==> 02-18: inputs <==
==> flow/design.v <==
module CORDIC #(parameter integer W = 32)
(
    input wire clk,
    input wire start,
    input wire signed [31:0] x,
    input wire signed [31:0] y,
    output wire signed [W-1:0]phi,
    output wire done
);
wire sigma;
wire signed [31:0] x_shift;
wire signed [31:0] y_shift;
reg [5:0] counter;
reg signed [31:0] x_reg;
reg signed [31:0] y_reg;
reg signed [31:0] z;
wire signed [31:0] atan_table [0:27];
assign atan_table[00] = 32'h3243f6a9; 
assign atan_table[01] = 32'h1dac6705;
assign atan_table[02] = 32'h0fadbafd;
assign atan_table[03] = 32'h07f56ea7;
assign atan_table[04] = 32'h03feab77;
assign atan_table[05] = 32'h01ffd55c;
assign atan_table[06] = 32'h00fffaab;
assign atan_table[07] = 32'h007fff55;
assign atan_table[08] = 32'h003fffeb;
assign atan_table[09] = 32'h001ffffd;
assign atan_table[10] = 32'h00100000;
assign atan_table[11] = 32'h00080000;
assign atan_table[12] = 32'h00040000;
assign atan_table[13] = 32'h00020000;
assign atan_table[14] = 32'h00010000;
assign atan_table[15] = 32'h00008000;
assign atan_table[16] = 32'h00004000;
assign atan_table[17] = 32'h00002000;
assign atan_table[18] = 32'h00001000;
assign atan_table[19] = 32'h00000800;
assign atan_table[20] = 32'h00000400;
assign atan_table[21] = 32'h00000200;
assign atan_table[22] = 32'h00000100;
assign atan_table[23] = 32'h00000080;
assign atan_table[24] = 32'h00000040;
assign atan_table[25] = 32'h00000020;
assign atan_table[26] = 32'h00000010;
assign atan_table[27] = 32'h00000008;
assign sigma = y_reg[31];
assign x_shift = y_reg >>> counter; 
assign y_shift = x_reg >>> counter; 
assign phi = z[31:31-W+1];
assign done = (counter == 28);
always @(posedge clk) begin
    if(start)begin
        x_reg <= x;
        y_reg <= y;
        z <= 0;
        counter <= 0;
    end
    else begin
        if(counter == 28) begin
            x_reg <= x_reg;
            y_reg <= y_reg;
            z <= z;
            counter <= counter;
        end
        else begin
            x_reg <= sigma ? (x_reg - x_shift) : (x_reg + x_shift);
            y_reg <= sigma ? (y_reg + y_shift) : (y_reg - y_shift);
            z <= sigma ? (z - atan_table[counter]) : (z + atan_table[counter]);
            counter <= counter + 1;
        end
    end
end
endmodule
==> flow/run.sh <==
#!/bin/bash
# the make line also repeats each setting of config.mk as NAME=value (left out here)
make -C /OpenROAD-flow-scripts/flow DESIGN_CONFIG=/design/flow/config.mk WORK_HOME=/design/flow/orfs CLKGATE_MAP_FILE= finish
==> flow/config.mk <==
export PLATFORM = sky130hd
export DESIGN_NAME = CORDIC
export DESIGN_NICKNAME = CORDIC
export VERILOG_FILES = /design/flow/design.v
export SDC_FILE = /design/flow/constraint.sdc
export NUM_CORES = 4
export LEC_CHECK = 0
export ABC_AREA = 1
export CAP_MARGIN = 40
export CELL_PAD_IN_SITES_DETAIL_PLACEMENT = 1
export CORE_ASPECT_RATIO = 0.86
export CORE_MARGIN = 2
export CORE_UTILIZATION = 18
export GPL_ROUTABILITY_DRIVEN = 0
export HOLD_SLACK_MARGIN = 0.1
export PLACE_DENSITY = 0.62
export SLEW_MARGIN = 15
export TNS_END_PERCENT = 55
==> flow/constraint.sdc <==
create_clock -name core_clock -period 6.19 [get_ports {clk}]
set_input_delay 1.2380 -clock core_clock [delete_from_list [all_inputs] [get_ports {clk}]]
set_output_delay 1.2380 -clock core_clock [all_outputs]
set_load 0.01 [all_outputs]
==> 05-05 (differences from 02-18) <==
Settings changed: ABC_AREA 1 to default, CAP_MARGIN 40 to 20, CELL_PAD_IN_SITES_DETAIL_PLACEMENT 1 to default, CORE_ASPECT_RATIO 0.86 to default, CORE_UTILIZATION 18 to 70, CTS_CLUSTER_DIAMETER from default to 48, CTS_CLUSTER_SIZE from default to 37, GPL_ROUTABILITY_DRIVEN 0 to default, HOLD_SLACK_MARGIN 0.1 to default, PLACE_DENSITY 0.62 to 0.64, SETUP_SLACK_MARGIN from default to 0.95, SLEW_MARGIN 15 to 20, TNS_END_PERCENT 55 to 5.
==> flow/constraint.sdc (replaced) <==
create_clock -name core_clock -period 6.69 [get_ports {clk}]
set_input_delay 1.3380 -clock core_clock [delete_from_list [all_inputs] [get_ports {clk}]]
set_output_delay 1.3380 -clock core_clock [all_outputs]
set_load 0.01 [all_outputs]
==> 01-01 (differences from 02-18) <==
Settings changed: ABC_AREA 1 to default, CAP_MARGIN 40 to 20, CELL_PAD_IN_SITES_DETAIL_PLACEMENT 1 to default, CORE_ASPECT_RATIO 0.86 to default, CORE_UTILIZATION 18 to 63, GPL_ROUTABILITY_DRIVEN 0 to default, HOLD_SLACK_MARGIN 0.1 to default, MIN_ROUTING_LAYER from default to met2, PLACE_DENSITY 0.62 to default, SLEW_MARGIN 15 to 20, TNS_END_PERCENT 55 to default.
==> flow/constraint.sdc (replaced) <==
create_clock -name core_clock -period 7.5 [get_ports {clk}]
set_input_delay 1.5000 -clock core_clock [delete_from_list [all_inputs] [get_ports {clk}]]
set_output_delay 1.5000 -clock core_clock [all_outputs]
set_load 0.01 [all_outputs]
==> qor summary <==
| quantity | 02-18 | 01-01 | 05-05 |
|---|---|---|---|
| Result of the run | complete, no violations | aborted with a tool error | complete, no violations |
| Stage where the flow stopped | - | global routing (5_1_grt) | - |
| Post-detailed-route count of antenna-violating nets | 0 | - | 0 |
| Final critical path time including I/O delays and setup | 5.63 ns | - | 6.38 ns |
| Number of warnings in the stage logs | 29 | - | 34 |
| Start point of the worst min-delay path | z[21]$_SDFFE_PP0N_ | - | z[11]$_SDFFE_PP0N_ |
| Launching element of the worst setup path | counter[4]$_SDFFE_PP0N_ | - | counter[2]$_SDFFE_PP0N_ |
| Antenna diodes | 0 | - | 3 |
| Total number of nets in the final design | 2957 | - | 2325 |
| Post-Route Hold Slack | 0.492 ns | - | 0.481 ns |
| Summed standard-cell area reported by yosys | 0.0162 mm² | 0.0163 mm² | 0.0163 mm² |
| Least setup slack across all paths after layout | 0.560 ns | - | 0.305 ns |
| Maximum fanout encountered on the critical timing path | 18 | - | 28 |


==> v12: inputs <==
RTL: the design.v shown in full above, as it stands there.
==> flow/config.mk <==
export PLATFORM = sky130hd
export DESIGN_NAME = CORDIC
export DESIGN_NICKNAME = CORDIC
export VERILOG_FILES = /design/flow/design.v
export SDC_FILE = /design/flow/constraint.sdc
export NUM_CORES = 4
export LEC_CHECK = 0
export CAP_MARGIN = 20
export CORE_MARGIN = 2
export CORE_UTILIZATION = 48
export SLEW_MARGIN = 20
==> flow/constraint.sdc <==
create_clock -name core_clock -period 6.9 [get_ports {clk}]
set_input_delay 1.3800 -clock core_clock [delete_from_list [all_inputs] [get_ports {clk}]]
set_output_delay 1.3800 -clock core_clock [all_outputs]
set_load 0.01 [all_outputs]
run.sh (not shown) runs the stock make flow with config.mk's settings and CLKGATE_MAP_FILE=.
==> v4 (differences from v12) <==
--- a/flow/config.mk
+++ b/flow/config.mk
@@ -7,5 +7,7 @@
 export LEC_CHECK = 0
-export CAP_MARGIN = 20
+export CAP_MARGIN = 10
+export CORE_ASPECT_RATIO = 0.52
 export CORE_MARGIN = 2
-export CORE_UTILIZATION = 48
+export CORE_UTILIZATION = 72
+export PLACE_DENSITY = 0.67
 export SLEW_MARGIN = 20
==> flow/constraint.sdc (replaced) <==
create_clock -name core_clock -period 4.07 [get_ports {clk}]
set_input_delay 0.8140 -clock core_clock [delete_from_list [all_inputs] [get_ports {clk}]]
set_output_delay 0.8140 -clock core_clock [all_outputs]
set_load 0.01 [all_outputs]
==> v25 (differences from v12) <==
--- a/flow/config.mk
+++ b/flow/config.mk
@@ -9,3 +9,3 @@
 export CORE_MARGIN = 2
-export CORE_UTILIZATION = 48
+export CORE_UTILIZATION = 23
 export SLEW_MARGIN = 20
==> flow/constraint.sdc (replaced) <==
create_clock -name core_clock -period 7.15 [get_ports {clk}]
set_input_delay 1.4300 -clock core_clock [delete_from_list [all_inputs] [get_ports {clk}]]
set_output_delay 1.4300 -clock core_clock [all_outputs]
set_load 0.01 [all_outputs]
==> notes <==
Of v25 and v12, v25 has the higher design area (gap 1.4%, measured against v12). Between v12 and v25, the lower via count is in v25 (gap about 3.5%, measured against v25). v4 failed in 3_5_place_dp (DPL-0038). v25 ran to the end with no violations. v12 completed with no timing, DRC or antenna violations. Of v25 and v12, v12 has the higher core utilization (gap 29 points). Between v25 and v12, the lower global-route usage is in v25 (gap 19 points). Of v12 and v25, v25 has the higher cell count (gap 15%, measured against v25). In v12 the wire length is larger than in v25, by about 4.5%.


==> inputs of 04-06 <==
// CORDIC: RTL as listed in full above, without the edits since
==> flow/config.mk <==
export PLATFORM = sky130hd
export DESIGN_NAME = CORDIC
export DESIGN_NICKNAME = CORDIC
export VERILOG_FILES = /design/flow/design.v
export SDC_FILE = /design/flow/constraint.sdc
export NUM_CORES = 4
export LEC_CHECK = 0
export CAP_MARGIN = 20
export CORE_MARGIN = 2
export CORE_UTILIZATION = 70
export CTS_CLUSTER_SIZE = 100
export PLACE_DENSITY_LB_ADDON = 0.06
export SETUP_SLACK_MARGIN = 1.08
export SLEW_MARGIN = 20
==> flow/constraint.sdc <==
create_clock -name core_clock -period 3.72 [get_ports {clk}]
set_input_delay 0.7440 -clock core_clock [delete_from_list [all_inputs] [get_ports {clk}]]
set_output_delay 0.7440 -clock core_clock [all_outputs]
set_load 0.01 [all_outputs]
==> inputs of 05-11, as changes to 04-06 <==
- CTS_CLUSTER_DIAMETER: default -> 33
- CTS_CLUSTER_SIZE: 100 -> 35
- MAX_ROUTING_LAYER: default -> met4
- PLACE_DENSITY: default -> 0.65
- PLACE_DENSITY_LB_ADDON: 0.06 -> default
- SETUP_SLACK_MARGIN: 1.08 -> 1.57
==> flow/constraint.sdc (replaced) <==
create_clock -name core_clock -period 6.4 [get_ports {clk}]
set_input_delay 1.2800 -clock core_clock [delete_from_list [all_inputs] [get_ports {clk}]]
set_output_delay 1.2800 -clock core_clock [all_outputs]
set_load 0.01 [all_outputs]
==> inputs of 10-16, as changes to 04-06 <==
- CORE_UTILIZATION: 70 -> 40
- CTS_CLUSTER_SIZE: 100 -> default
- PLACE_DENSITY_LB_ADDON: 0.06 -> default
- SETUP_SLACK_MARGIN: 1.08 -> default
==> flow/constraint.sdc (replaced) <==
create_clock -name core_clock -period 7.15 [get_ports {clk}]
set_input_delay 1.4300 -clock core_clock [delete_from_list [all_inputs] [get_ports {clk}]]
set_output_delay 1.4300 -clock core_clock [all_outputs]
set_load 0.01 [all_outputs]
==> notes <==
10-16 completed with no timing, DRC or antenna violations. 05-11 ended with an error in global routing (GRT-0232). 04-06 died in detailed placement.
In die area, 05-11 and 04-06 do not differ.
Synthesized cell count is the same in 04-06 and 10-16.
In synthesized area, 10-16 and 04-06 do not differ.
